## lane 1
==> flow/design.v <==
`timescale 1us / 1ps
module ARTAU(
    input radar_echo,
    input scan_for_target,
    input [31:0] jet_speed,
    input [31:0] max_safe_distance,
    input RST,
    input CLK,
    output reg radar_pulse_trigger,
    output reg [31:0] distance_to_target,
    output reg threat_detected,
    output reg [1:0] ARTAU_state
);
reg [31:0] distance1;   
reg [31:0] distance2;   
reg [11:0] elapsed_time;   
reg have_prev;          
parameter c0 = 300000000;   
parameter radar_pulse_duration = 300;   
parameter max_listen_time = 2000;   
parameter assess_timeout = 3000;   
wire [40:0] echo_product = c0 * elapsed_time;
wire [40:0] echo_distance = echo_product / 2000;
wire [11:0] elapsed_ms = elapsed_time / 1000;
wire [44:0] predicted_distance = distance2 + jet_speed * elapsed_ms;
always @(posedge CLK or posedge RST) begin
    if (RST) begin
        ARTAU_state <= 2'b00;   
        radar_pulse_trigger <= 0;
        distance_to_target <= 0;
        threat_detected <= 0;
        distance1 <= 0;
        elapsed_time <= 0;
        have_prev <= 0;
    end else begin
        case (ARTAU_state)
            2'b00:   
                if (scan_for_target) begin
                    radar_pulse_trigger <= 1;
                    ARTAU_state <= 2'b01;   
                end
            2'b01:   
                if (elapsed_time < radar_pulse_duration) begin
                    radar_pulse_trigger <= 1;
                    elapsed_time <= elapsed_time + 100;   
                end else begin
                    radar_pulse_trigger <= 0;
                    elapsed_time <= 0;
                    ARTAU_state <= 2'b10;   
                end
            2'b10:   
                if (elapsed_time < max_listen_time) begin
                    if (radar_echo) begin
                        distance1 <= distance2;
                        distance2 <= echo_distance[31:0];
                        elapsed_time <= 0;
                        if (have_prev) begin
                            ARTAU_state <= 2'b11;   
                        end else begin
                            have_prev <= 1;
                            radar_pulse_trigger <= 1;
                            ARTAU_state <= 2'b01;   
                        end
                    end else begin
                        elapsed_time <= elapsed_time + 100;
                    end
                end else begin
                    ARTAU_state <= 2'b00;
                    radar_pulse_trigger <= 0;
                    distance_to_target <= 0;
                    threat_detected <= 0;
                    elapsed_time <= 0;
                    have_prev <= 0;
                end
            2'b11:   
                if (elapsed_time < assess_timeout) begin
                    distance_to_target <= distance2;
                    threat_detected <= (predicted_distance < distance1) && distance2 < max_safe_distance;
                    if (scan_for_target) begin
                        radar_pulse_trigger <= 1;
                        elapsed_time <= 0;
                        ARTAU_state <= 2'b01;   
                    end else begin
                        elapsed_time <= elapsed_time + 100;
                    end
                end else begin
                    ARTAU_state <= 2'b00;
                    radar_pulse_trigger <= 0;
                    distance_to_target <= 0;
                    threat_detected <= 0;
                    elapsed_time <= 0;
                    have_prev <= 0;
                end
        endcase
    end
end
endmodule
module ECSU(
    input CLK,
    input RST,
    input thunderstorm,
    input [5:0] wind,
    input [1:0] visibility,
    input signed [7:0] temperature,
    output reg severe_weather,
    output reg emergency_landing_alert,
    output reg [1:0] ECSU_state
);
    parameter ALL_CLEAR = 2'b00;
    parameter CAUTION = 2'b01;
    parameter HIGH_ALERT = 2'b10;
    parameter EMERGENCY = 2'b11;
    reg [1:0] current_state, next_state;
    always @(posedge CLK or posedge RST) begin
        if (RST) begin
            current_state <= ALL_CLEAR;
        end else begin
            current_state <= next_state;
        end
    end
    always @(*) begin
        severe_weather = (current_state == HIGH_ALERT) || (current_state == EMERGENCY);
        emergency_landing_alert = (current_state == EMERGENCY);
        ECSU_state = current_state;
    end
    always @(*) begin
        next_state = current_state;
        case (current_state)
            ALL_CLEAR: begin
                if (wind >= 11 && wind <= 15)  
                    next_state = CAUTION;
                else if (visibility == 2'b01)  
                    next_state = CAUTION;
                else if (thunderstorm || wind > 15 || temperature > 35 || temperature < -35 || visibility == 2'b11) begin
                    next_state = HIGH_ALERT;
                end
            end
            CAUTION: begin
                if (wind <= 10 && visibility == 2'b00)  
                    next_state = ALL_CLEAR;
                else if (thunderstorm || wind > 15 || temperature > 35 || temperature < -35 || visibility == 2'b11) begin
                    next_state = HIGH_ALERT;
                end
            end
            HIGH_ALERT: begin
                if (temperature < -40 || temperature > 40 || wind > 20) begin
                    next_state = EMERGENCY;
                end else if (!thunderstorm && wind <= 10 && temperature >= -35 && temperature <= 35 && visibility != 2'b11) begin
                    next_state = CAUTION;
                end
            end
            EMERGENCY: begin
            end
        endcase
    end
endmodule
`timescale 1us / 1ps
module ICMS(
    input CLK,
    input RST,
    input radar_echo,
    input scan_for_target,
    input [31:0] jet_speed,
    input [31:0] max_safe_distance,
    input [5:0] wind,
    input thunderstorm,
    input [1:0] visibility,
    input signed [7:0] temperature,
    output radar_pulse_trigger,
    output [31:0] distance_to_target,
    output safe_to_engage,
    output threat_detected,
    output emergency_landing_alert,
    output [1:0] ECSU_state,  
    output [1:0] ARTAU_state
);
   wire severe_weather;
   ARTAU artau_inst (
       .radar_echo(radar_echo),
       .scan_for_target(scan_for_target),
       .jet_speed(jet_speed),
       .max_safe_distance(max_safe_distance),
       .RST(RST),
       .CLK(CLK),
       .radar_pulse_trigger(radar_pulse_trigger),
       .distance_to_target(distance_to_target),
       .threat_detected(threat_detected),
       .ARTAU_state(ARTAU_state)
   );
   ECSU ecsu_inst (
       .CLK(CLK),
       .RST(RST),
       .thunderstorm(thunderstorm),
       .wind(wind),
       .visibility(visibility),
       .temperature(temperature),
       .severe_weather(severe_weather),
       .emergency_landing_alert(emergency_landing_alert),
       .ECSU_state(ECSU_state)
   );
   assign safe_to_engage = (threat_detected) && (!severe_weather);
endmodule
Settings: LEC_CHECK=0, ABC_AREA=1, CAP_MARGIN=20, CORE_ASPECT_RATIO=0.5, CORE_MARGIN=2, CORE_UTILIZATION=72, CTS_CLUSTER_DIAMETER=396, CTS_CLUSTER_SIZE=97, PLACE_DENSITY=0.4, SETUP_SLACK_MARGIN=3.39, SLEW_MARGIN=20, TNS_END_PERCENT=5; clock period 11.2 ns.
run.sh (not shown) runs the stock make flow with config.mk's settings and CLKGATE_MAP_FILE=.
Lane 1: it failed with a tool error in global routing, so there are no final results.
Setup changes, lane 1 to lane 2
==> flow/config.mk <==
export PLATFORM = sky130hd
export DESIGN_NAME = ICMS
export DESIGN_NICKNAME = ICMS
export VERILOG_FILES = /design/flow/design.v
export SDC_FILE = /design/flow/constraint.sdc
export NUM_CORES = 4
export LEC_CHECK = 0
export CAP_MARGIN = 20
export CORE_MARGIN = 2
export CORE_UTILIZATION = 58
export SLEW_MARGIN = 20
==> flow/constraint.sdc <==
create_clock -name core_clock -period 24.4 [get_ports {CLK}]
set_input_delay 4.8800 -clock core_clock [delete_from_list [all_inputs] [get_ports {CLK}]]
set_output_delay 4.8800 -clock core_clock [all_outputs]
set_load 0.01 [all_outputs]
--- outcome ---
- Lane 2 finished all stages; layout check result: FAIL, due to negative setup slack.
- Against lane 1, area of placed instances in lane 2 rose by more than 10%.
- Summary of lane 2 over lane 1: global placement routability congestion moved down, parity-gate share of the synthesized area counting xor and xnor cells grew by 0.97 points.
Input-level comparison between lane 3 and lane 2:
--- a/flow/config.mk
+++ b/flow/config.mk
@@ -9,3 +9,3 @@
 export CORE_MARGIN = 2
-export CORE_UTILIZATION = 58
+export CORE_UTILIZATION = 56
 export SLEW_MARGIN = 20
==> flow/constraint.sdc <==
create_clock -name core_clock -period 23.5 [get_ports {CLK}]
set_input_delay 4.7000 -clock core_clock [delete_from_list [all_inputs] [get_ports {CLK}]]
set_output_delay 4.7000 -clock core_clock [all_outputs]
set_load 0.01 [all_outputs]
### Flow results
The flow completed for lane 3, but it is not clean: the layout still shows negative setup slack. Vias after detailed routing sits higher in lane 3 than in lane 2. Lane 3 vs lane 2: number of fill cells in the layout up in lane 3. Lane 3: instance count on the critical path about 2.8% above lane 2. Of lane 3 and lane 2, it is lane 3 that has the higher endpoint arrival time on the critical path. Between lane 2 and lane 3, the number of inverters outside the clock class in the layout does not differ in any meaningful way. Compared to lane 2, lane 3 has chip footprint about 3.5% higher. Compared to lane 2, the routing of lane 3 uses more wire.
Relative to lane 3, the following input files were edited for lane 4:
--- a/flow/config.mk
+++ b/flow/config.mk
@@ -9,3 +9,3 @@
 export CORE_MARGIN = 2
-export CORE_UTILIZATION = 56
+export CORE_UTILIZATION = 40
 export SLEW_MARGIN = 20
==> flow/constraint.sdc <==
create_clock -name core_clock -period 30.0 [get_ports {CLK}]
set_input_delay 6.0000 -clock core_clock [delete_from_list [all_inputs] [get_ports {CLK}]]
set_output_delay 6.0000 -clock core_clock [all_outputs]
set_load 0.01 [all_outputs]
### Flow results
Both conditions hold for lane 4: the flow ran to the end and the final layout passed the timing, DRC and antenna checks. The minimum period implied by the final worst setup slack of lane 4 exceeds that of lane 3 by 2.20 ns. Compared lane 4 vs lane 3, and final instance count without filler cells is down in lane 4. Measured against each other, lane 4 and lane 3 differ in met3 layer wire length in the routed design, the lower figure coming from lane 4. Relative to lane 3, the fraction of area in registers of lane 4 is higher by 2.4 points.
diff inputs: lane 4 => lane 5
--- a/flow/config.mk
+++ b/flow/config.mk
@@ -8,4 +8,13 @@
 export CAP_MARGIN = 20
-export CORE_MARGIN = 2
-export CORE_UTILIZATION = 40
-export SLEW_MARGIN = 20
+export CELL_PAD_IN_SITES_GLOBAL_PLACEMENT = 0
+export CORE_ASPECT_RATIO = 1.13
+export CORE_MARGIN = 9
+export CORE_UTILIZATION = 43
+export CTS_CLUSTER_DIAMETER = 171
+export CTS_CLUSTER_SIZE = 73
+export GPL_ROUTABILITY_DRIVEN = 0
+export GPL_TIMING_DRIVEN = 0
+export HOLD_SLACK_MARGIN = 0.04
+export MAX_ROUTING_LAYER = met4
+export SETUP_SLACK_MARGIN = -2.0
+export SLEW_MARGIN = 5
==> comparison <==
- Minimum clock period after layout delta (lane 5 − lane 4): unfavourable
- Hold path depth, lane 5 and lane 4, lower one = lane 5.
- Die size: lane 5 exceeds lane 4
- The final report for lane 5 shows a completed flow and a layout that fails verification, specifically negative setup slack.
- Lane 4 completed every stage of the flow, and the final layout passed the timing, DRC and antenna checks.
- Global-route wire length before repair up 1.1% in lane 5 wrt lane 4
- Compared with lane 4, in lane 5 length in cells of the worst reg-to-reg path saw an increase; final area decreased by 0.95% relative to the old numbers.
- Looking at area growth from synthesis to final layout, lane 5 sits 1.1 points lower than lane 4 does.
- The higher via count of the first global-routing pass came out of lane 5.

---

RTL: the design.v shown in full above, as it stands there.
==> flow/config.mk <==
export PLATFORM = sky130hd
export DESIGN_NAME = ICMS
export DESIGN_NICKNAME = ICMS
export VERILOG_FILES = /design/flow/design.v
export SDC_FILE = /design/flow/constraint.sdc
export NUM_CORES = 4
export LEC_CHECK = 0
export CAP_MARGIN = 5
export CORE_MARGIN = 2
export CORE_UTILIZATION = 71
export CTS_CLUSTER_DIAMETER = 28
export CTS_CLUSTER_SIZE = 73
export SETUP_SLACK_MARGIN = 5.0
export SLEW_MARGIN = 20
==> flow/constraint.sdc <==
create_clock -name core_clock -period 30.4 [get_ports {CLK}]
set_input_delay 6.0800 -clock core_clock [delete_from_list [all_inputs] [get_ports {CLK}]]
set_output_delay 6.0800 -clock core_clock [all_outputs]
set_load 0.01 [all_outputs]
The first run died in global routing with GRT-0232.
Change:
- CAP_MARGIN: 5 -> 20
- CTS_CLUSTER_DIAMETER: 28 -> default
- CTS_CLUSTER_SIZE: 73 -> 33
- SETUP_SLACK_MARGIN: 5.0 -> default
- clock period: 30.4 -> 25.8 ns (I/O delays scaled with it)
With this change the flow produced a layout that fails on negative setup slack.
Die area stays the same.
Synthesized area is unchanged.
Synthesized cell count does not change.
Change:
- ABC_AREA: default -> 1
- CORE_UTILIZATION: 71 -> 58
- CTS_CLUSTER_SIZE: 33 -> 73
- clock period: 25.8 -> 23.5 ns (I/O delays scaled with it)
Result:
- With this change the flow finished with timing, DRC and antenna clean
- cell area fell by about 15%
- synthesized cell count increases by 12%
- clock skew fell by 5.9 ps
- core utilization shrinks by 26 points
- maximum frequency grows by about 33%
- global-route usage decreases by 18 points
Change:
- ABC_AREA: 1 -> default
- CORE_UTILIZATION: 58 -> 71
- CTS_CLUSTER_SIZE: 73 -> default
- clock period: 23.5 -> 29.0 ns (I/O delays scaled with it)
What happened: Fmax decreases by about a fifth; hold slack is better by 20 ps; via count came out higher by about a fifth; design area rose by a few percent; first-iteration DRC count grows by well over a third.
Change:
- CORE_UTILIZATION: 71 -> 66
- MAX_ROUTING_LAYER: default -> met4
- clock period: 29.0 -> 24.7 ns (I/O delays scaled with it)
Outcome:
- The changed run did not get past global routing on GRT-0232
- area after synthesis stays the same
- die area climbs by about 7%
- synthesized cell count stays the same

---

Starts from the design.v that is shown in full above.
Settings: LEC_CHECK=0, CAP_MARGIN=20, CORE_MARGIN=2, CORE_UTILIZATION=72, CTS_CLUSTER_DIAMETER=46, CTS_CLUSTER_SIZE=40, MAX_ROUTING_LAYER=met4, PLACE_DENSITY_LB_ADDON=0.26, SETUP_SLACK_MARGIN=3.67, SLEW_MARGIN=20; clock period 24.4 ns.
The starting point did not get past clock tree synthesis.
Then changed:
- CORE_UTILIZATION: 72 -> 58
- CTS_CLUSTER_DIAMETER: 46 -> default
- CTS_CLUSTER_SIZE: 40 -> default
- MAX_ROUTING_LAYER: met4 -> default
- PLACE_DENSITY_LB_ADDON: 0.26 -> default
- SETUP_SLACK_MARGIN: 3.67 -> default
- TNS_END_PERCENT: default -> 5
- clock period: 24.4 -> 19.1 ns (I/O delays scaled with it)
=> The new run completed, yet does not pass: negative setup slack; die size grows by 24%; area after synthesis stays the same; synthesized cell count is unchanged.
Then changed:
- ABC_AREA: default -> 1
- CORE_UTILIZATION: 58 -> 66
- CTS_CLUSTER_SIZE: default -> 73
The new run completed and failed the layout checks on negative setup slack.
Die area goes down by about 15%.
Wire length goes down by about 12%.
Worst setup slack gains 4.2 ns.
Count of clock-buffer cells in the layout goes up by 1.
Area after synthesis goes down by about 4%.
Design area goes down by 10%.
Via count goes down by 8.6%.
Sequential share of layout area goes up by 0.93 points.
Hold slack loses 0.0071 ns.
Then changed:
- ABC_AREA: 1 -> default
- CORE_UTILIZATION: 66 -> 40
- CTS_CLUSTER_SIZE: 73 -> default
- TNS_END_PERCENT: 5 -> default
- clock period: 19.1 -> 29.0 ns (I/O delays scaled with it)
With this change the flow went through all stages and came out clean.
Global-route usage came out lower by 15 points.
Clock-buffer cell count stays the same.
Area after synthesis came out higher by 4.2%.
Wire length came out lower by 4.9%.
Cell area came out lower by 8.9%.
Core utilization came out lower by 42 points.
Final cell count came out lower by 11%.
Non-clock buffer count came out lower by 380.
Worst hold slack improves by 0.014 ns.
Then changed:
- CORE_UTILIZATION: 40 -> 67
- CTS_CLUSTER_SIZE: default -> 73
- SETUP_SLACK_MARGIN: default -> 5.0
- clock period: 29.0 -> 30.4 ns (I/O delays scaled with it)
Result: The new run produced a clean layout; non-clock buffer count increases by 173; setup slack gains 0.76 ns; final area increases by 13%; synthesized area does not change; sequential cell count does not change; via count increases by 22%.

---

## the previous run
RTL: the design.v shown in full above, as it stands there.
make LEC_CHECK=0 ABC_AREA=1 CAP_MARGIN=40 CORE_MARGIN=2 CORE_UTILIZATION=72 CTS_CLUSTER_SIZE=95 PLACE_DENSITY=0.42 SETUP_SLACK_MARGIN=5.0 SLEW_MARGIN=20 TNS_END_PERCENT=20 finish   # period 24.6 ns
The previous run finished all stages; the layout is clean.
> inputs changed (the previous run -> the current run)
# the previous run
export LEC_CHECK = 0
export ABC_AREA = 1
export CAP_MARGIN = 40
export CORE_MARGIN = 2
export CORE_UTILIZATION = 72
export CTS_CLUSTER_SIZE = 95
export PLACE_DENSITY = 0.42
export SETUP_SLACK_MARGIN = 5.0
export SLEW_MARGIN = 20
export TNS_END_PERCENT = 20
create_clock -name core_clock -period 24.6 [get_ports {CLK}]
# the current run
export LEC_CHECK = 0
export CAP_MARGIN = 20
export CORE_MARGIN = 2
export CORE_UTILIZATION = 66
export SLEW_MARGIN = 20
create_clock -name core_clock -period 24.5 [get_ports {CLK}]
==> comparison <==
Number of cells in the design after placement: the current run and the previous run compared, lower one is the previous run
[compare] base=the previous run new=the current run: area figure in the yosys stat output up 1000 µm², portion of netlist area occupied by mux cells has increased, compound-cell area share of the yosys netlist went up, XOR/XNOR share of the synthesized area has increased, netlist area before placement +1000 µm².
The current run: DPL-0038 in 5_1_grt -> run aborted
Post-synthesis adder-cell area fraction | the current run below the previous run
In the current run relative to the previous run, area of the die had gone up by more than 10%.
On the current run: total placed instance area is 28% higher than what the previous run gave.
Synthesized instance count: higher on the previous run
Summary — post-synthesis simple-gate area fraction, the current run relative to the previous run: lower, by 18 points.
